## tundra
==> flow/design.v (excerpt) <==
module alu_top(CLK, OP1, OP2, OPRN, OUT, ZERO);
	input CLK;
	input [31:0] OP1;
	input [31:0] OP2;
	input [5:0] OPRN;
	output [31:0] OUT;
	output ZERO;
	reg [31:0] op1_q, op2_q;
	reg [5:0] oprn_q;
	reg [31:0] out_q;
	reg zero_q;
	wire [31:0] alu_out;
	wire alu_zero;
	ALU alu_inst(alu_out, alu_zero, op1_q, op2_q, oprn_q);
	always @(posedge CLK) begin
		op1_q <= OP1;
		op2_q <= OP2;
		oprn_q <= OPRN;
		out_q <= alu_out;
		zero_q <= alu_zero;
	end
	assign OUT = out_q;
	assign ZERO = zero_q;
endmodule
Settings: LEC_CHECK=0, ABC_AREA=1, CAP_MARGIN=15, CORE_MARGIN=7, CORE_UTILIZATION=63, CTS_CLUSTER_SIZE=12, MIN_ROUTING_LAYER=met2, PLACE_DENSITY_LB_ADDON=0.24, SETUP_SLACK_MARGIN=5.0, SLEW_MARGIN=20, TNS_END_PERCENT=50; clock period 24.7 ns.
run.sh (not shown) runs the stock make flow with config.mk's settings and CLKGATE_MAP_FILE=.
tundra never completed, since it errored out during 5_1_grt.
> inputs changed (tundra -> juniper)
- TNS_END_PERCENT removed (was 50)
- SETUP_SLACK_MARGIN removed (was 5.0)
- PLACE_DENSITY_LB_ADDON removed (was 0.24)
- ABC_AREA removed (was 1)
- MIN_ROUTING_LAYER removed (was met2)
- CTS_CLUSTER_SIZE removed (was 12)
- CAP_MARGIN changed from 15 to 20
- CORE_UTILIZATION changed from 63 to 40
- CORE_MARGIN changed from 7 to 2
- the clock period (ns, I/O delays scaled along) changed from 24.7 to 29.0
Results
- tundra failed in 5_1_grt with GRT-0116.
- In summary, juniper completed successfully, with a layout that passed the timing, design-rule and antenna checks.
- Number of standard cells after synthesis delta for juniper relative to tundra: 608 lower
- Diff tundra -> juniper: area after synthesis lower; die area now sits higher; mux contribution to synthesized area went up 8.3 points; number of cells in Yosys stat decreased 608.
- tundra → juniper: vertical die dimension went up, die boundary width now sits higher, site row count now sits higher, placed instance area dropped about 2.3%, sequential cell area fraction in the yosys report moved up.
### juniper -> maple
- CORE_MARGIN: 2 -> 7
- the clock period (ns, I/O delays scaled along): 29.0 -> 24.7
### Flow results
In maple the implementation completed, yet the final layout does not meet the checks, the culprit being setup timing.
Sort maple and juniper by met3 demand-to-capacity share in global routing, descending, and maple comes first.
Relative to juniper, total wire length after detailed routing has increased by 6.2% in maple.
The area occupied by multi-input gates number comes out lower for juniper vs maple.
The run showing the smaller transition at the pin with the smallest max-transition slack is maple.
From maple to juniper, final tally of hold violations did not move at all.
Logic share of the area was higher in juniper than in maple.
### maple -> garnet
- putting TNS_END_PERCENT at 5 where nothing was set
- swapping 7 for 2 in CORE_MARGIN
- swapping 40 for 61 in CORE_UTILIZATION
- swapping 24.7 for 8.7 in the clock period (ns, I/O delays scaled along)
- [flow] maple | stages: complete | final checks: fail | reason: setup timing
- garnet finished every stage; the final checks, however, were not passed, the failures being setup timing.
- The number of antenna violations at the first check in global routing of garnet exceeds that of maple by 2.
- The non-clock buffer count in garnet sits 136 above the value recorded for maple.
- garnet vs maple, number of standard cells in the layout, taps in and fillers out went down by 3.2%.
- fa_1 as the cell at the slowest stage of the critical path was reported by garnet, and fa_2 by maple.
- Diff maple -> garnet: via count now larger, global-route usage over all layers now larger, post-layout minimum cycle time now larger.
- Delta (garnet minus maple): number of buffer and inverter stages on the critical path saw an increase.


old:
Starting RTL as in the previous note.
// alu_top
module alu_top(CLK, OP1, OP2, OPRN, OUT, ZERO);
	input CLK;
	input [31:0] OP1;
	input [31:0] OP2;
	input [5:0] OPRN;
	output [31:0] OUT;
	output ZERO;
	reg [31:0] op1_q, op2_q;
	reg [5:0] oprn_q;
	reg [31:0] out_q;
	reg zero_q;
	wire [31:0] alu_out;
	wire alu_zero;
	ALU alu_inst(alu_out, alu_zero, op1_q, op2_q, oprn_q);
	always @(posedge CLK) begin
		op1_q <= OP1;
		op2_q <= OP2;
		oprn_q <= OPRN;
		out_q <= alu_out;
		zero_q <= alu_zero;
	end
	assign OUT = out_q;
	assign ZERO = zero_q;
endmodule
clock: 18.7 ns
lec_check: 0
abc_area: 1
cap_margin: 20
core_margin: 2
core_utilization: 72
cts_cluster_size: 100
place_density: 0.36
slew_margin: 20
tns_end_percent: 10
STATUS run=old STAGES=ALL_DONE FINAL_CHECKS=FAILED CAUSE=negative setup slack
The inputs of new differ from those of old as listed below.
--- a/flow/config.mk
+++ b/flow/config.mk
@@ -8 +7,0 @@
-export ABC_AREA = 1
@@ -11,3 +10 @@
-export CORE_UTILIZATION = 72
-export CTS_CLUSTER_SIZE = 100
-export PLACE_DENSITY = 0.36
+export CORE_UTILIZATION = 61
@@ -15 +12 @@
-export TNS_END_PERCENT = 10
+export TNS_END_PERCENT = 5
==> flow/constraint.sdc <==
create_clock -name core_clock -period 27.7 [get_ports {CLK}]
set_input_delay 5.5400 -clock core_clock [delete_from_list [all_inputs] [get_ports {CLK}]]
set_output_delay 5.5400 -clock core_clock [all_outputs]
set_load 0.01 [all_outputs]
[summary]
Nothing crashed in new and all stages finished; the problem is that the final layout failed, the offending checks being negative setup slack. The final report for old shows a completed flow and a layout that fails verification, specifically negative setup slack. Per the comparison of new with old, area share of and/or/nand/nor cells after synthesis moved down, aggregate routed wire length higher. Side by side, maximum frequency turned out lower in new than in old. Post-synthesis net count in new vs old: down 16%. Diff old -> new: post-cts repair resize count went up; adder and majority cell fraction of the synthesized area climbed 1.3 points; worst hold slack rose 0.18 ns.
